==> flow/design.v (excerpt) <==
module ARMProcessor(
	input clk,
	input reset,
	output[31:0] pc,
	input[31:0] inst,
	input nIRQ,
	output[3:0] be,
	output[31:0] memaddr,
	output memwrite,
	output memread,
	output[31:0] writedata,
	input[31:0] readdata
	);
Settings: LEC_CHECK=0, ABC_AREA=1, CAP_MARGIN=20, CORE_MARGIN=2, CORE_UTILIZATION=68, CTS_CLUSTER_SIZE=74, SLEW_MARGIN=20; clock period 4.34 ns.
run.sh (not shown) runs the stock make flow with config.mk's settings and CLKGATE_MAP_FILE=.
The first run did not get past clock tree synthesis with DPL-0033.
Next try:
--- a/flow/config.mk
+++ b/flow/config.mk
@@ -10,4 +10,6 @@
 export CORE_MARGIN = 2
-export CORE_UTILIZATION = 68
-export CTS_CLUSTER_SIZE = 74
+export CORE_UTILIZATION = 72
+export CTS_CLUSTER_DIAMETER = 400
+export CTS_CLUSTER_SIZE = 100
+export PLACE_DENSITY = 0.42
 export SLEW_MARGIN = 20
==> flow/constraint.sdc (replaced) <==
create_clock -name core_clock -period 4.91 [get_ports {clk}]
set_input_delay 0.9820 -clock core_clock [delete_from_list [all_inputs] [get_ports {clk}]]
set_output_delay 0.9820 -clock core_clock [all_outputs]
set_load 0.01 [all_outputs]
The changed run aborted during global routing, error GRT-0116.
Die area falls by 5.5%.
Synthesized area does not change.
Synthesized cell count stays the same.
Next try:
--- a/flow/config.mk
+++ b/flow/config.mk
@@ -11,5 +11,5 @@
 export CORE_UTILIZATION = 72
-export CTS_CLUSTER_DIAMETER = 400
-export CTS_CLUSTER_SIZE = 100
-export PLACE_DENSITY = 0.42
+export CTS_CLUSTER_SIZE = 74
+export PLACE_DENSITY = 0.91
+export SETUP_SLACK_MARGIN = 1.12
 export SLEW_MARGIN = 20
==> flow/constraint.sdc (replaced) <==
create_clock -name core_clock -period 4.34 [get_ports {clk}]
set_input_delay 0.8680 -clock core_clock [delete_from_list [all_inputs] [get_ports {clk}]]
set_output_delay 0.8680 -clock core_clock [all_outputs]
set_load 0.01 [all_outputs]
=> Now the flow failed in clock tree synthesis with DPL-0038. Die area stays the same. Synthesized area stays the same. Synthesized cell count is unchanged.
Next try:
--- a/flow/config.mk
+++ b/flow/config.mk
@@ -7,9 +7,8 @@
 export LEC_CHECK = 0
-export ABC_AREA = 1
 export CAP_MARGIN = 20
 export CORE_MARGIN = 2
-export CORE_UTILIZATION = 72
-export CTS_CLUSTER_SIZE = 74
-export PLACE_DENSITY = 0.91
-export SETUP_SLACK_MARGIN = 1.12
+export CORE_UTILIZATION = 58
+export CTS_CLUSTER_SIZE = 37
+export SETUP_SLACK_MARGIN = -0.44
 export SLEW_MARGIN = 20
+export TNS_END_PERCENT = 5
==> flow/constraint.sdc (replaced) <==
create_clock -name core_clock -period 4.42 [get_ports {clk}]
set_input_delay 0.8840 -clock core_clock [delete_from_list [all_inputs] [get_ports {clk}]]
set_output_delay 0.8840 -clock core_clock [all_outputs]
set_load 0.01 [all_outputs]
Result: The new run never finished: it broke off in global routing on ODB-0269; synthesized area decreases by a few percent; synthesized cell count decreases by well over a third; die area increases by about a fifth.
Next try:
--- a/flow/config.mk
+++ b/flow/config.mk
@@ -9,6 +9,5 @@
 export CORE_MARGIN = 2
-export CORE_UTILIZATION = 58
-export CTS_CLUSTER_SIZE = 37
-export SETUP_SLACK_MARGIN = -0.44
+export CORE_UTILIZATION = 40
+export CTS_CLUSTER_DIAMETER = 97
+export MAX_ROUTING_LAYER = met4
 export SLEW_MARGIN = 20
-export TNS_END_PERCENT = 5
==> flow/constraint.sdc (replaced) <==
create_clock -name core_clock -period 9.0 [get_ports {clk}]
set_input_delay 1.8000 -clock core_clock [delete_from_list [all_inputs] [get_ports {clk}]]
set_output_delay 1.8000 -clock core_clock [all_outputs]
set_load 0.01 [all_outputs]
With this change the flow finished clean.
Synthesized cell count stays the same.
Die area is higher by well over a third.
Synthesized area stays the same.
Next try:
--- a/flow/config.mk
+++ b/flow/config.mk
@@ -9,5 +9,8 @@
 export CORE_MARGIN = 2
-export CORE_UTILIZATION = 40
-export CTS_CLUSTER_DIAMETER = 97
+export CORE_UTILIZATION = 71
+export CTS_CLUSTER_DIAMETER = 193
+export CTS_CLUSTER_SIZE = 29
 export MAX_ROUTING_LAYER = met4
+export PLACE_DENSITY = 0.92
+export SETUP_SLACK_MARGIN = 2.5
 export SLEW_MARGIN = 20
==> flow/constraint.sdc (replaced) <==
create_clock -name core_clock -period 4.86 [get_ports {clk}]
set_input_delay 0.9720 -clock core_clock [delete_from_list [all_inputs] [get_ports {clk}]]
set_output_delay 0.9720 -clock core_clock [all_outputs]
set_load 0.01 [all_outputs]
What happened: With this change the flow failed in clock tree synthesis. Synthesized area is unchanged. Die area drops by 43%. Synthesized cell count does not change.


== job 101 ==
The RTL this note starts from:
==> flow/design.v <==
module ALU(
	input[31:0] SrcA,
	input[31:0] SrcB,
	input[3:0] ALUOp,
	output reg[31:0] ALUResult,
	output reg[3:0] ALUFlags
	);
	always @ (*)
	begin
		ALUFlags = 4'b0000;
		if(SrcA == SrcB)
			ALUFlags[2] = 1'b1;
		case(ALUOp)
			4'b0010:
			begin
				ALUResult = SrcA - SrcB;
			end
			4'b0100:
			begin
				ALUResult = SrcA + SrcB;
			end
			4'b1010:
			begin
				ALUResult = SrcA - SrcB;
			end
			4'b1101:
			begin
				ALUResult = SrcB;
			end
			default:
			begin
				ALUResult = 32'h00000000;
			end
		endcase
	end
endmodule
module Extend(  
	input[23:0] in,
	input[1:0] ImmSrc,
	output reg[31:0] ExtImm
	);
	integer i;
	always @ (*)
	begin
		case(ImmSrc  )
		  2'b00:
		begin
			ExtImm[7:0] = in[7:0];
			for(i=8; i<32; i=i+1)
				ExtImm[i] = in[7];
		end
		  2'b01:
		begin
			ExtImm[11:0] = in[11:0];
			for(i=12; i<32; i=i+1)
				ExtImm[i] = 'b0;
		end
		  2'b10:
		begin
			ExtImm[1:0] = 2'b00;
			ExtImm[25:2] = in[23:0];
			for(i=26; i<32; i=i+1)
				ExtImm[i] = in[23];
		end
		default:
			ExtImm = 'h00000000;
		endcase
	end
endmodule
module RegisterFile(
	input clk, 
	input reset, 
	input we,
	input[1:0] RegSrc,
	input[3:0] addr1,
	input[3:0] addr2,
	input[3:0] addr3,
	input[3:0] waddr,
	input[31:0] wdata,
	input[31:0] pcin,
	output reg[31:0] data1,
	output reg[31:0] data2,
	output reg[31:0] data3,
	output[31:0] pcout
	);
	reg[31:0] registers[15:0];
	integer idx;
	assign pcout = registers[15];
	always @ (posedge clk)
	begin
		if (reset)
		begin
			for(idx=0; idx<=15; idx=idx+1) begin
				registers[idx] <= 'h00000000;
			end
		end
		else  
		begin
			if(  we)
			begin
				if(RegSrc[0] != 1'b1)
					registers[waddr] <= wdata;
				else
					registers[14] <= registers[15] + 'd4;
			end
			if(  waddr != 4'b1111 || RegSrc[0] == 1'b1 || we == 1'b0)
				registers[15] <= pcin;
		end
	end
	always @ (*)
	begin
		begin
			if(  addr1 == 15)
			begin
				data1 = registers[15] + 32'd8;
			end
			else
			begin
				data1 = registers[addr1];
			end
			if(  addr2 == 15)
			begin
				data2 = registers[15] + 32'd8;
			end
			else
			begin
				if (  RegSrc[1] == 1'b0)
					data2 = registers[addr2];
				else
					data2 = registers[waddr];
			end
			if(  addr3 == 15)
			begin
				data3 = registers[15] + 32'd8;
			end
			else
			begin
				data3 = registers[addr3];
			end
		end
	end
endmodule
module Decoder (
	input[1:0] op,
	input[5:0] funct,
	output reg MemtoReg,
	output reg ALUSrc,
	output reg[1:0] ImmSrc,
	output reg[1:0] RegSrc,
	output reg[3:0] ALUOp,
	output reg Svalue
	);
	always @(*)
	begin
		case (op)
			2'b00:
			begin
				MemtoReg = 1'b0;
				ALUOp = funct[4:1];
				Svalue = funct[0];
				if(funct[5] == 1'b1)
				begin
					ALUSrc = 1'b1;
					ImmSrc = 2'b00;  
					RegSrc = 2'b00;
				end
				else
				begin
					ALUSrc = 1'b0;
					ImmSrc = 2'b00;
					RegSrc = 2'b00;
				end
			end
			2'b01:
			begin
				MemtoReg = 1'b1;
				ALUOp = (funct[3] == 1'b1) ? 4'b0100 : 4'b0010;
				Svalue = 1'b0;
				if(funct[5] == 1'b0)
				begin
					ALUSrc = 1'b1;
					ImmSrc = 2'b01;
					RegSrc = 2'b00;
				end
				else 
				begin
					ALUSrc = 1'b0;
					ImmSrc = 2'b01;
					RegSrc = 2'b00;				
				end
			end
			2'b10:
			begin
				MemtoReg = 1'b0;
				ALUOp = 4'b0100;
				Svalue = 1'b0;
				ALUSrc = 1'b1;
				ImmSrc = 2'b10;
				RegSrc = 2'b01;
			end
			default:
			begin
				MemtoReg = 1'b0;
				ALUOp = 4'b0000;
				Svalue = 1'b0;
				ALUSrc = 1'b0;
				ImmSrc = 2'b00;
				RegSrc = 2'b00;
			end
		endcase
	end
endmodule
module ConditionalLogic (
	input clk,
	input reset,
	input[1:0] op,
	input[5:0] funct,
	input[3:0] cond,
	input[3:0] ALUFlags,
	output reg PCSrc,
	output reg RegWrite,
	output reg MemWrite
	);
	reg condEx;
	reg Zero;
	always @(posedge clk)
	begin
		if (reset)
			Zero <= 1'b0;
		else if (op == 2'b00 && funct[4:1] == 4'b1010 && condEx == 1'b1)
			Zero <= ALUFlags[2];
	end
	always @(*)
	begin
		case(cond)
			4'b0000: condEx = (Zero == 1'b1) ? 1'b1 : 1'b0;
			4'b0001: condEx = (Zero == 1'b0) ? 1'b1 : 1'b0;
			default: condEx = 1'b1;
		endcase
	end
	always @(*)
	begin
		case(op)
			2'b00: 
			begin
				PCSrc = 1'b0;
				MemWrite = 1'b0;
				if(condEx == 1'b1)
					RegWrite = (funct[4:1] == 4'b0010 || funct[4:1] == 4'b0100 || funct[4:1] == 4'b1101) ? 1'b1 : 1'b0;
				else
					RegWrite = 1'b0;
			end
			2'b01:
			begin
				PCSrc = 1'b0;
				if(condEx == 1'b1)
				begin
					MemWrite = ~funct[0];
					RegWrite = funct[0];
				end
				else
				begin
					MemWrite = 1'b0;
					RegWrite = 1'b0;
				end
			end
			2'b10:
			begin
				MemWrite = 1'b0;
				if(condEx == 1'b1)
				begin
					PCSrc = 1'b1;
					RegWrite = (funct[4] == 1'b1) ? 1'b1 : 1'b0;
				end
				else
				begin
					PCSrc = 1'b0;
					RegWrite = 1'b0;
				end
			end
			default:
			begin
				PCSrc = 1'b0;
				MemWrite = 1'b0;
				RegWrite = 1'b0;
			end
		endcase
	end
endmodule
module ControlUnit(
	input clk,
	input reset,
	input[3:0] ALUFlags,
	input[3:0] cond,
	input[1:0] op,
	input[5:0] funct,
	output[3:0] ALUOp,
	output[1:0] ImmSrc,
	output[1:0] RegSrc,
	output PCSrc,
	output RegWrite,
	output MemWrite,
	output MemtoReg,
	output ALUSrc,
	output Svalue
	);
	Decoder _decoder(
		.op			(op),
		.funct		(funct),
		.MemtoReg	(MemtoReg),
		.ALUSrc		(ALUSrc),
		.ImmSrc		(ImmSrc),
		.RegSrc		(RegSrc),
		.ALUOp 		(ALUOp),
		.Svalue		(Svalue));
	ConditionalLogic _conditional(
		.clk		(clk),
		.reset		(reset),
		.op			(op),
		.funct		(funct),
		.cond		(cond),
		.ALUFlags	(ALUFlags),
		.PCSrc		(PCSrc),
		.RegWrite	(RegWrite),
		.MemWrite	(MemWrite));
endmodule
module ARMProcessor(
	input clk,
	input reset,
	output[31:0] pc,
	input[31:0] inst,
	input nIRQ,
	output[3:0] be,
	output[31:0] memaddr,
	output memwrite,
	output memread,
	output[31:0] writedata,
	input[31:0] readdata
	);
	assign pc = pctmp;
	assign be = 4'b1111;  
	wire[3:0] ReadAddr1, ReadAddr2, WriteAddr;
	wire[31:0] ReadData1, ReadData2, ReadData3;
	wire[31:0] Result, ExtImm, SrcB, ALUResult, PCPlus4, PCBranch, pctmp;
	wire[3:0] ALUOp, ALUFlags;
	wire[1:0] RegSrc, ImmSrc;
	wire PCSrc, RegWrite, MemWrite, MemtoReg, ALUSrc, Svalue;
	wire[31:0] NextPC;
	assign ReadAddr1 = inst[19:16];
	assign ReadAddr2 = inst[3:0];
	assign WriteAddr = inst[15:12];
	assign memaddr = ALUResult;
	assign memwrite = MemWrite;
	assign memread = 'b1;
	assign writedata = ReadData3;
	assign SrcB = (ALUSrc == 1'b0) ? ReadData2 : ExtImm;
	assign Result = (MemtoReg == 1'b0) ? ALUResult : readdata;
	assign PCPlus4 = pctmp + 32'd4;
	assign PCBranch = pctmp + ExtImm + 32'd8;
	assign NextPC = (PCSrc == 1'b0) ? PCPlus4 : PCBranch;
	ControlUnit _ControlUnit(
			.clk(clk),
			.reset(reset),
			.ALUFlags(ALUFlags), 
			.cond(inst[31:28]), 
			.op(inst[27:26]), 
			.funct(inst[25:20]), 
			.ALUOp(ALUOp), 
			.ImmSrc(ImmSrc), 
			.RegSrc(RegSrc),  
			.PCSrc(PCSrc), 
			.RegWrite(RegWrite), 
			.MemWrite(MemWrite), 
			.MemtoReg(MemtoReg), 
			.ALUSrc(ALUSrc), 
			.Svalue(Svalue)
	);
	RegisterFile _RegisterFile( 
			.clk(clk), 
			.reset(reset), 
			.we(RegWrite), 
			.RegSrc(RegSrc), 
			.addr1(ReadAddr1), 
			.addr2(ReadAddr2), 
			.addr3(WriteAddr),
			.waddr(WriteAddr), 
			.wdata(Result), 
			.pcin(NextPC), 
			.data1(ReadData1), 
			.data2(ReadData2), 
			.data3(ReadData3), 
			.pcout(pctmp)
	);
	Extend _Extend( 
		.in(inst[23:0]), 
		.ImmSrc(ImmSrc), 
		.ExtImm(ExtImm) 
	);
	ALU _ALU( 
		.SrcA(ReadData1), 
		.SrcB(SrcB), 
		.ALUOp(ALUOp), 
		.ALUFlags(ALUFlags), 
		.ALUResult(ALUResult) 
	); 
endmodule
export LEC_CHECK = 0
export CAP_MARGIN = 20
export CORE_MARGIN = 2
export CORE_UTILIZATION = 58
export CTS_CLUSTER_SIZE = 37
export SLEW_MARGIN = 20
export TNS_END_PERCENT = 5
create_clock -name core_clock -period 4.42 [get_ports {clk}]
STATUS run=job 101 STAGES=ALL_DONE FINAL_CHECKS=FAILED CAUSE=setup timing
#### Input delta (job 102 over job 101)
Settings: swapping 58 for 40 in CORE_UTILIZATION; clearing TNS_END_PERCENT, which used to be 5; clearing CTS_CLUSTER_SIZE, which used to be 37; putting SETUP_SLACK_MARGIN at 2.5 where nothing was set; swapping 4.42 for 7.95 in the clock period (ns, I/O delays scaled along).
Findings:
Out of job 102 and job 101, the only run to close with the timing, DRC and antenna checks passing was job 102.
Job 101 completed end to end; final checks failed (setup timing).
Delta (job 102 minus job 101): amount of wire on met2 after detailed routing moved down; via count lost about 12%; share of total power in sequential cells higher; utilization fell 27 points; final critical-path share of the clock period fell 49 points.
[compare] base=job 101 new=job 102: total routed wirelength down 8.3%, global routing usage on met3 went down 15 points.
Job 101 vs job 102, endpoint of the worst setup timing path: memaddr[29] vs memaddr[30]
Power figures rest on the tool's default switching activity, not on a simulated workload.
